## CPU
module CPU(
    input               clk         ,
    input               rstn        ,
    input               rf_dcp_rd   ,
    input [4:0]         rf_addr     ,
    output reg [31:0]   rf_out      ,
    output [7:0]        imem_addr   ,
    input [31:0]        imem_rdata  ,
    output [7:0]        dmem_addr   ,
    output [31:0]       dmem_wdata  ,
    output              dmem_we     ,
    input [31:0]        dmem_rdata  ,
    output              stop
    );
    reg [31:0]   md          ;
    reg [31:0]   y           ;
    wire [31:0]  pc          ;
    wire [31:0]  npc         ;
    reg [31:0]   imm         ;
    reg [31:0]   ir          ;
    reg [31:0]   a           ;
    reg [31:0]   b           ;
    wire [2:0]   branch      ;
    wire         MemRead     ;
    wire         MemWrite    ;
    wire         MemtoReg    ;
    wire [2:0]   ALUOP       ;
    wire         ALUSrc1     ;
    wire [1:0]   ALUSrc2     ;
    wire         RegWrite    ;
    wire [2:0]   zero        ;
    wire [2:0]   mode        ;
    wire         uors        ;
    wire [2:0]   extmode1    ;
    wire [2:0]   extmode2    ;
    wire [2:0]   extmode2_m  ;
    wire         sp_sign     ;
    wire [31:0]  md_ext      ;
    wire  eflush;
    wire  dstall;
    wire  fstall;
    wire  flush;
    wire [31:0]         a0;
    wire [31:0]         b0;
    wire [31:0]         imm_0;
    reg [31:0]          b_m;
    reg [31:0]           b_m_0;
    reg [31:0] md_n;
    reg [4:0]          rs1;
    reg [4:0]          rs2;
    reg [4:0]          rd;
    reg [4:0]          rd_m;
    reg [4:0]          rd_w;
    reg [31:0]          pc_d;
    reg [31:0]          pc_e;
    wire [4:0]  ra      ;
    wire [4:0]  wa      ;
    wire        rf_we   ;
    wire [31:0] rf_wd   ;
    wire [31:0] wdto_rf ;
    wire [7:0]  dm_a    ;
    wire [31:0] dm_d    ;
  ...
==> flow/config.mk <==
export PLATFORM = sky130hd
export DESIGN_NAME = CPU
export DESIGN_NICKNAME = CPU
export VERILOG_FILES = /design/flow/design.v
export SDC_FILE = /design/flow/constraint.sdc
export NUM_CORES = 4
export LEC_CHECK = 0
export CAP_MARGIN = 20
export CORE_MARGIN = 2
export CORE_UTILIZATION = 61
export CTS_CLUSTER_DIAMETER = 29
export CTS_CLUSTER_SIZE = 14
export SETUP_SLACK_MARGIN = 1.53
export SLEW_MARGIN = 20
==> flow/constraint.sdc <==
create_clock -name core_clock -period 6.52 [get_ports {clk}]
set_input_delay 1.3040 -clock core_clock [delete_from_list [all_inputs] [get_ports {clk}]]
set_output_delay 1.3040 -clock core_clock [all_outputs]
set_load 0.01 [all_outputs]
run.sh (not shown) runs the stock make flow with config.mk's settings and CLKGATE_MAP_FILE=.
The baseline never finished: it broke off in global routing (5_1_grt).
Then changed:
--- a/flow/config.mk
+++ b/flow/config.mk
@@ -9,6 +9,3 @@
 export CORE_MARGIN = 2
-export CORE_UTILIZATION = 61
-export CTS_CLUSTER_DIAMETER = 29
-export CTS_CLUSTER_SIZE = 14
-export SETUP_SLACK_MARGIN = 1.53
+export CORE_UTILIZATION = 40
 export SLEW_MARGIN = 20
==> flow/constraint.sdc (replaced) <==
create_clock -name core_clock -period 10.5 [get_ports {clk}]
set_input_delay 2.1000 -clock core_clock [delete_from_list [all_inputs] [get_ports {clk}]]
set_output_delay 2.1000 -clock core_clock [all_outputs]
set_load 0.01 [all_outputs]
Effect: With this change the flow produced a clean layout; die area goes up by 52%; synthesized cell count is unchanged; synthesized area stays the same.
Then changed:
--- a/flow/config.mk
+++ b/flow/config.mk
@@ -9,3 +9,3 @@
 export CORE_MARGIN = 2
-export CORE_UTILIZATION = 40
+export CORE_UTILIZATION = 61
 export SLEW_MARGIN = 20
==> flow/constraint.sdc (replaced) <==
create_clock -name core_clock -period 8.28 [get_ports {clk}]
set_input_delay 1.6560 -clock core_clock [delete_from_list [all_inputs] [get_ports {clk}]]
set_output_delay 1.6560 -clock core_clock [all_outputs]
set_load 0.01 [all_outputs]
What happened: Clock skew drops by 0.012 ns; worst setup slack degrades by 0.053 ns; clock-buffer cell count drops by 1; area after synthesis stays the same; cell area fell slightly; synthesized cell count is unchanged; utilization increases by 23 points; final cell count drops by a little under a tenth; hold slack gains 0.016 ns; sequential power came out higher by a quarter to a third.
Then changed:
--- a/flow/config.mk
+++ b/flow/config.mk
@@ -9,3 +9,4 @@
 export CORE_MARGIN = 2
-export CORE_UTILIZATION = 61
+export CORE_UTILIZATION = 63
+export SETUP_SLACK_MARGIN = 1.77
 export SLEW_MARGIN = 20
==> flow/constraint.sdc (replaced) <==
create_clock -name core_clock -period 6.41 [get_ports {clk}]
set_input_delay 1.2820 -clock core_clock [delete_from_list [all_inputs] [get_ports {clk}]]
set_output_delay 1.2820 -clock core_clock [all_outputs]
set_load 0.01 [all_outputs]
What happened: With this change the flow died in global routing (5_1_grt); die size falls by a few percent; area after synthesis is unchanged; synthesized cell count is unchanged.
Then changed:
--- a/flow/config.mk
+++ b/flow/config.mk
@@ -9,4 +9,4 @@
 export CORE_MARGIN = 2
-export CORE_UTILIZATION = 63
-export SETUP_SLACK_MARGIN = 1.77
+export CORE_UTILIZATION = 40
+export SETUP_SLACK_MARGIN = 1.66
 export SLEW_MARGIN = 20
==> flow/constraint.sdc (replaced) <==
create_clock -name core_clock -period 10.2 [get_ports {clk}]
set_input_delay 2.0400 -clock core_clock [delete_from_list [all_inputs] [get_ports {clk}]]
set_output_delay 2.0400 -clock core_clock [all_outputs]
set_load 0.01 [all_outputs]
Effect: The changed run ran to the end with no violations. Synthesized cell count stays the same. Die size is higher by well over a third. Area after synthesis is unchanged.
Power is estimated from default activity; no workload was simulated.
